run A:
// pokey_advanced
module pokey_advanced (
    input clk,               
    input enable_179mhz,     
    input reset_n,           
    input [3:0] addr,        
    input [7:0] din,         
    input we,                
    output reg audio_pwm     
);
For scale: ~1300 cells after synthesis, roughly 0.0090 mm^2 of cells after synthesis.
clock: 2.9 ns
lec_check: 0
abc_area: 1
cap_margin: 20
core_aspect_ratio: 1.38
core_margin: 2
core_utilization: 72
cts_cluster_size: 10
hold_slack_margin: 0.28
place_density: 0.42
setup_slack_margin: 0.27
slew_margin: 20
tns_end_percent: 5
run.sh (not shown) runs the stock make flow with config.mk's settings and CLKGATE_MAP_FILE=.
To summarise run A: no stage aborted, but the layout did not pass its checks, failing on negative setup slack.
The inputs of run B differ from those of run A as listed below.
Settings: SETUP_SLACK_MARGIN no longer set, was 0.27; PLACE_DENSITY no longer set, was 0.42; CORE_UTILIZATION now 65, was 72; CORE_ASPECT_RATIO no longer set, was 1.38; TNS_END_PERCENT no longer set, was 5; CTS_CLUSTER_SIZE no longer set, was 10; ABC_AREA no longer set, was 1; HOLD_SLACK_MARGIN no longer set, was 0.28; the clock period (ns, I/O delays scaled along) now 3.62, was 2.9.
--- outcome ---
- Final checks on run B, whose flow otherwise completed, came back failing, citing negative setup slack.
- In run B, the post-layout total power came out 1.3 mW below the value in run A.
- Looking only at worst setup skew after layout, and setting everything else aside, the higher value of run A and run B goes to run A.
- Taking run A as the reference point, the clock network fraction of total power of run B rises by 4.5 points.
- Count of non-CTS inverters in the layout: run B < run A
- Diff run A -> run B | chip area from the yosys synthesis statistics | decrease of 5.3%
- Run B gives more critical path depth than run A did.
- Core utilization: run B lower than run A
- On number of cells in the design after placement: between run A and run B, it ends up lower for run B.
- Re worst-case vdd ir drop: run B is 0.00012 V down on run A.
Relative to run B, the following input files were edited for run C:
Settings: swapping 65 for 14 in CORE_UTILIZATION; swapping 3.62 for 8.42 in the clock period (ns, I/O delays scaled along).
==> results <==
Between run B and run C, combinational gate area decreased. Taking run B as the reference point, the combinational group power of run C falls by 59%. Run C: placer congestion estimate lower than run B. [run C] final critical-path share of the clock period fell 59 points relative to run B. Run C reached the end of the flow, and the finished layout is clean on the timing, design-rule and antenna checks. In the reports for run B and run C, the smaller final wirelength belongs to run C. Run B -> run C: post-layout instance area increased by a few percent. Total power: run C below run B. In the reports for run B and run C, the smaller non-clock buffer count belongs to run C. Run B and run C ended up with roughly the same first-pass GRT wire length. Met2 capacity usage during global routing, run B and run C: smaller value in run C. NOTE: global-route usage over all layers in run C falls short of that of run B.
> inputs changed (run C -> run D)
Settings: setting CTS_CLUSTER_SIZE to 31 for the first time; changing CORE_UTILIZATION from 14 to 70; setting HOLD_SLACK_MARGIN to 0.26 for the first time; changing the clock period (ns, I/O delays scaled along) from 8.42 to 4.12.
[summary]
The layout from run D, despite a flow that completed every stage, fails the layout checks, with the failing checks listed as negative setup slack.
[compare] base=run C new=run D: highest fanout seen on the critical path went down, count of standard-cell rows went down, peak supply drop went up, global-route wire length before repair went up.
Here is what was changed in the inputs of run E compared with run D.
Settings: HOLD_SLACK_MARGIN now 0.29, was 0.26; CTS_CLUSTER_SIZE now 41, was 31; CORE_UTILIZATION now 66, was 70.
[summary]
- In run E the implementation completed, yet the final layout does not meet the checks, the culprit being negative setup slack.
- Summary — routed length per placed instance, run E relative to run D: lower, by about 2.5%.
- Re area of the mapped netlist: no difference whatsoever between run D and run E.
- Relative to run D, final critical-path share of the clock period has gone up in run E.
- Run E consumes more power than run D does.
- Summary of the comparison: largest fanout on the critical path is lower in run E, relative to run D.
- Run E -> run D: global-route wire length before repair flat
- Going from run D to run E, arrival time reported for the critical path endpoint shows an increase of 0.06 ns; final instance area climbed 0.90%; tap cell count now sits higher; clock share of power increased 1.3 points.
diff inputs: run E => run F
Settings: CAP_MARGIN changed from 20 to 15; SETUP_SLACK_MARGIN newly set to 0.91; HOLD_SLACK_MARGIN removed (was 0.29); the clock period (ns, I/O delays scaled along) changed from 4.12 to 4.82.
### Flow results
Run F reports a lower final cell count than run E does. Run F vs. run E: insertion delay to the later sink of the worst-skew pair stayed essentially flat; share of total power in combinational logic closely matched the old numbers; clock share of power shrank by 0.9 points. The lower total of clock buffers placed in the layout came out of run E. Run F and run E ended up with nearly the same via count. Run F: no failed stages, no open violations at the end. Run F against run E: global-route wire length before repair now sits lower, core occupancy in the finished layout now sits lower, least setup slack across all paths after layout now sits higher. The number of DRC violations after detailed-routing iteration 0 of run F falls short of that of run E by 40.


pokey_advanced again, from the RTL that the note above started with.
export LEC_CHECK = 0
export ABC_AREA = 1
export CAP_MARGIN = 40
export CORE_MARGIN = 2
export CORE_UTILIZATION = 72
export CTS_CLUSTER_DIAMETER = 386
export CTS_CLUSTER_SIZE = 14
export HOLD_SLACK_MARGIN = 0.29
export PLACE_DENSITY_LB_ADDON = 0.19
export SETUP_SLACK_MARGIN = 0.31
export SLEW_MARGIN = 20
create_clock -name core_clock -period 2.89 [get_ports {clk}]
The starting point completed and failed the layout checks on negative setup slack.
Edit:
Settings changed: CORE_ASPECT_RATIO from default to 1.27, CTS_CLUSTER_DIAMETER 386 to 113, CTS_CLUSTER_SIZE 14 to 24, MAX_ROUTING_LAYER from default to met5, MIN_ROUTING_LAYER from default to met1, PLACE_DENSITY_LB_ADDON 0.19 to 0.15, SETUP_SLACK_MARGIN 0.31 to 0.82.
The new run finished but fails on negative setup slack.
Total power fell by 3.3%.
Final cell count is about the same.
Fmax rose by 2.5%.
Setup slack improved by 0.089 ns.
Flip-flop count is unchanged.
Clock power fell by about 8%.
Register-to-register slack improved by 0.09 ns.
Edit:
Settings changed: ABC_AREA 1 to default, CAP_MARGIN 40 to 20, CORE_ASPECT_RATIO 1.27 to default, CTS_CLUSTER_DIAMETER 113 to default, CTS_CLUSTER_SIZE 24 to 14, HOLD_SLACK_MARGIN 0.29 to default, MAX_ROUTING_LAYER met5 to default, MIN_ROUTING_LAYER met1 to default, PLACE_DENSITY_LB_ADDON 0.15 to 0.01, SETUP_SLACK_MARGIN 0.82 to -0.07.
Effect: The changed run produced a layout that fails on negative setup slack; combinational power goes down by 59%; global-route usage goes down by 0.32 points; via count goes down by 16%; clock skew hardly moves; synthesized cell count goes down by 27%; die size goes down by 5.2%.
Edit:
Settings changed: ABC_AREA from default to 1, CAP_MARGIN 20 to 0, CORE_ASPECT_RATIO from default to 1.27, CTS_CLUSTER_DIAMETER from default to 129, CTS_CLUSTER_SIZE 14 to 29, MAX_ROUTING_LAYER from default to met5, MIN_ROUTING_LAYER from default to met1, PLACE_DENSITY_LB_ADDON 0.01 to 0.15, SETUP_SLACK_MARGIN -0.07 to 0.82.
After rerunning:
- The new run reached the layout checks and failed them: negative setup slack
- power grows by 6.5%
- cell count grows by 36%
- non-clock buffer count shrinks by 2
- combinational power grows by 140%
- register-to-register slack gets better by 0.87 ns
- synthesized cell count grows by 37%
- count of clock-buffer cells in the layout grows by 3
- cell area grows by 6.8%
- setup slack gets better by 0.87 ns
- hold slack gets worse by 0.042 ns


Starting RTL as in the previous note.
clock: 3.05 ns
lec_check: 0
abc_area: 1
cap_margin: 20
core_margin: 2
core_utilization: 72
cts_cluster_diameter: 103
cts_cluster_size: 37
place_density_lb_addon: 0.26
slew_margin: 20
The baseline completed and failed the layout checks on setup timing.
Edit:
ABC_AREA = default   (was 1)
CORE_UTILIZATION = 66   (was 72)
CTS_CLUSTER_DIAMETER = default   (was 103)
CTS_CLUSTER_SIZE = default   (was 37)
PLACE_DENSITY_LB_ADDON = default   (was 0.26)
clock period = 3.95 ns   (was 3.05 ns; I/O delays follow)
What happened: The changed run ran to the end with violations: setup timing; sequential share of layout area rose by 2.2 points; critical path depth goes down by 1; first-iteration DRC count fell by 38%; hold slack improves by 0.023 ns; cell count is lower by 25%; power is lower by 25%; count of clock-buffer cells in the layout falls by 1; worst setup slack gains 0.39 ns; core utilization shrinks by 8.3 points.
Edit:
SETUP_SLACK_MARGIN = 1.12   (was default)
clock period = 4.39 ns   (was 3.95 ns; I/O delays follow)
=> The changed run finished but failed the layout checks on setup timing. Non-clock buffer count goes down by 18. Count of clock-buffer cells in the layout goes down by 1. Global-route usage goes down by 0.81 points.
Edit:
CORE_UTILIZATION = 58   (was 66)
SETUP_SLACK_MARGIN = default   (was 1.12)
clock period = 4.12 ns   (was 4.39 ns; I/O delays follow)
The changed run finished with setup timing left.
Flip-flop count is unchanged.
Synthesized area stays the same.
Cell count goes up by 2.8%.
Setup slack gets worse by 0.14 ns.
Hold slack is worse by 0.0052 ns.
Synthesized cell count is unchanged.
Fmax rises by 3.1%.
Design area is higher by 2.2%.
Total power grows by 9.3%.
Utilization went down by 7.9 points.
Wire length rises by 2.0%.


The RTL this note starts from:
==> flow/design.v <==
module pokey_advanced (
    input clk,               
    input enable_179mhz,     
    input reset_n,           
    input [3:0] addr,        
    input [7:0] din,         
    input we,                
    output reg audio_pwm     
);
    reg [7:0] audf [0:3];  
    reg [7:0] audc [0:3];  
    reg [7:0] audctl;      
    reg [3:0]  poly4;
    reg [4:0]  poly5;
    reg [16:0] poly17; 
    reg [15:0] counter [0:3]; 
    reg [3:0]  chan_out;    
    reg [4:0] count_64k;    
    reg [6:0] count_15k;    
    reg tick_64khz;
    reg tick_15khz;
    always @(posedge clk) begin
        tick_64khz <= 0;
        tick_15khz <= 0;
        if (!reset_n) begin
            count_64k <= 0;
            count_15k <= 0;
        end else if (enable_179mhz) begin
            if (count_64k == 27) begin  
                count_64k <= 0;
                tick_64khz <= 1;
            end else begin
                count_64k <= count_64k + 1;
            end
            if (count_15k == 113) begin  
                count_15k <= 0;
                tick_15khz <= 1;
            end else begin
                count_15k <= count_15k + 1;
            end
        end
    end
    always @(posedge clk) begin
        if (!reset_n) begin
            audctl <= 0;
            audc[0]<=0; audc[1]<=0; audc[2]<=0; audc[3]<=0;
            audf[0]<=0; audf[1]<=0; audf[2]<=0; audf[3]<=0;
        end else if (we) begin
            case (addr)
                0: audf[0] <= din;
                1: audc[0] <= din;
                2: audf[1] <= din;
                3: audc[1] <= din;
                4: audf[2] <= din;
                5: audc[2] <= din;
                6: audf[3] <= din;
                7: audc[3] <= din;
                8: audctl <= din;
            endcase
        end
    end
    wire p4_next = !(poly4[3] ^ poly4[2]);
    wire p5_next = !(poly5[4] ^ poly5[2]);
    wire p17_next = !(poly17[16] ^ poly17[4]);
    always @(posedge clk) begin
        if (!reset_n) begin
            poly4 <= 4'b1011;
            poly5 <= 5'b10101;
            poly17 <= 17'b10101010101010101;
        end else if (enable_179mhz) begin
            poly4 <= {poly4[2:0], p4_next};
            poly5 <= {poly5[3:0], p5_next};
            poly17 <= {poly17[15:0], p17_next};
        end
    end
    wire link_12 = audctl[4];
    wire link_34 = audctl[3];
    wire use_15khz = audctl[0];  
    integer i;
    reg channel_tick;  
    always @(posedge clk) begin
        if (!reset_n) begin
            counter[0] <= 0; counter[1] <= 0; counter[2] <= 0; counter[3] <= 0;
            chan_out <= 0;
        end else
        for (i=0; i<4; i=i+1) begin
            channel_tick = (use_15khz) ? tick_15khz : tick_64khz;
            if (i == 0 && audctl[6]) channel_tick = enable_179mhz;
            if (i == 2 && audctl[5]) channel_tick = enable_179mhz;
            if (channel_tick) begin
                if (!((i==1 && link_12) || (i==3 && link_34))) begin
                    if (counter[i] == 0) begin
                        if (i==0 && link_12) 
                            counter[i] <= {audf[1], audf[0]}; 
                        else if (i==2 && link_34) 
                            counter[i] <= {audf[3], audf[2]}; 
                        else 
                            counter[i] <= audf[i];
                        case (audc[i][7:5])
                            3'b000: chan_out[i] <= poly17[16] && poly5[4];  
                            3'b001: chan_out[i] <= poly5[4];                
                            3'b010: chan_out[i] <= poly17[16] && poly5[4]; 
                            3'b011: chan_out[i] <= poly5[4];               
                            3'b100: chan_out[i] <= poly17[16];              
                            3'b101: chan_out[i] <= ~chan_out[i];            
                            3'b110: chan_out[i] <= poly17[16];             
                            3'b111: chan_out[i] <= ~chan_out[i];            
                        endcase
                    end else begin
                        counter[i] <= counter[i] - 1;
                    end
                end
            end
        end
    end
    reg [5:0] mixed_audio; 
    integer k;
    always @(*) begin
        mixed_audio = 0;
        for (k=0; k<4; k=k+1) begin
            if (chan_out[k]) begin
                mixed_audio = mixed_audio + audc[k][3:0];
            end
        end
    end
    reg [5:0] pwm_counter;
    always @(posedge clk) begin
        if (!reset_n) begin
            pwm_counter <= 0;
            audio_pwm <= 0;
        end else begin
            pwm_counter <= pwm_counter + 1;
            audio_pwm <= (pwm_counter < mixed_audio);
        end
    end
endmodule
Settings: LEC_CHECK=0, ABC_AREA=0, CAP_MARGIN=15, CELL_PAD_IN_SITES_DETAIL_PLACEMENT=2, CELL_PAD_IN_SITES_GLOBAL_PLACEMENT=0, CORE_MARGIN=2, CORE_UTILIZATION=63, CTS_CLUSTER_DIAMETER=73, CTS_CLUSTER_SIZE=62, MAX_ROUTING_LAYER=met4, MIN_ROUTING_LAYER=met1, PLACE_DENSITY_LB_ADDON=0.17, SLEW_MARGIN=20; clock period 6.5 ns.
The first run died in detailed placement on DPL-0033.
Then changed:
==> flow/config.mk (replaced) <==
export PLATFORM = sky130hd
export DESIGN_NAME = pokey_advanced
export DESIGN_NICKNAME = pokey_advanced
export VERILOG_FILES = /design/flow/design.v
export SDC_FILE = /design/flow/constraint.sdc
export NUM_CORES = 4
export LEC_CHECK = 0
export ABC_AREA = 1
export CAP_MARGIN = 20
export CORE_MARGIN = 2
export CORE_UTILIZATION = 50
export SLEW_MARGIN = 20
==> flow/constraint.sdc (replaced) <==
create_clock -name core_clock -period 4.01 [get_ports {clk}]
set_input_delay 0.8020 -clock core_clock [delete_from_list [all_inputs] [get_ports {clk}]]
set_output_delay 0.8020 -clock core_clock [all_outputs]
set_load 0.01 [all_outputs]
What happened:
- Now the flow completed without violations
- die area increases by 32%
- synthesized cell count came out higher by 37%
- synthesized area goes up by 5.6%
Then changed:
--- a/flow/config.mk
+++ b/flow/config.mk
@@ -10,3 +10,8 @@
 export CORE_MARGIN = 2
-export CORE_UTILIZATION = 50
+export CORE_UTILIZATION = 72
+export CTS_CLUSTER_DIAMETER = 387
+export CTS_CLUSTER_SIZE = 100
+export PLACE_DENSITY = 0.41
+export SETUP_SLACK_MARGIN = -0.4
 export SLEW_MARGIN = 20
+export TNS_END_PERCENT = 10
Result: The new run produced a layout that fails on negative setup slack. Power went up by 0.36%. Die size fell by 30%. Setup slack degrades by 320 ps. Global-route usage climbs by 11 points. Fmax came out lower by 8.0%. Routed wire length barely changes. Critical path depth rises by 1. Non-clock buffer count falls by 1. Cell count falls by 3.9%.
Then changed:
--- a/flow/config.mk
+++ b/flow/config.mk
@@ -11,7 +11,6 @@
 export CORE_UTILIZATION = 72
-export CTS_CLUSTER_DIAMETER = 387
-export CTS_CLUSTER_SIZE = 100
+export CTS_CLUSTER_DIAMETER = 352
+export CTS_CLUSTER_SIZE = 95
 export PLACE_DENSITY = 0.41
-export SETUP_SLACK_MARGIN = -0.4
 export SLEW_MARGIN = 20
-export TNS_END_PERCENT = 10
+export TNS_END_PERCENT = 5
==> flow/constraint.sdc (replaced) <==
create_clock -name core_clock -period 3.33 [get_ports {clk}]
set_input_delay 0.6660 -clock core_clock [delete_from_list [all_inputs] [get_ports {clk}]]
set_output_delay 0.6660 -clock core_clock [all_outputs]
set_load 0.01 [all_outputs]
Result:
- The new run finished with negative setup slack left
- routed wire length grows by 6.2%
- combinational power climbs by 22%
- synthesized cell count is unchanged
Power is estimated from default activity; no workload was simulated.
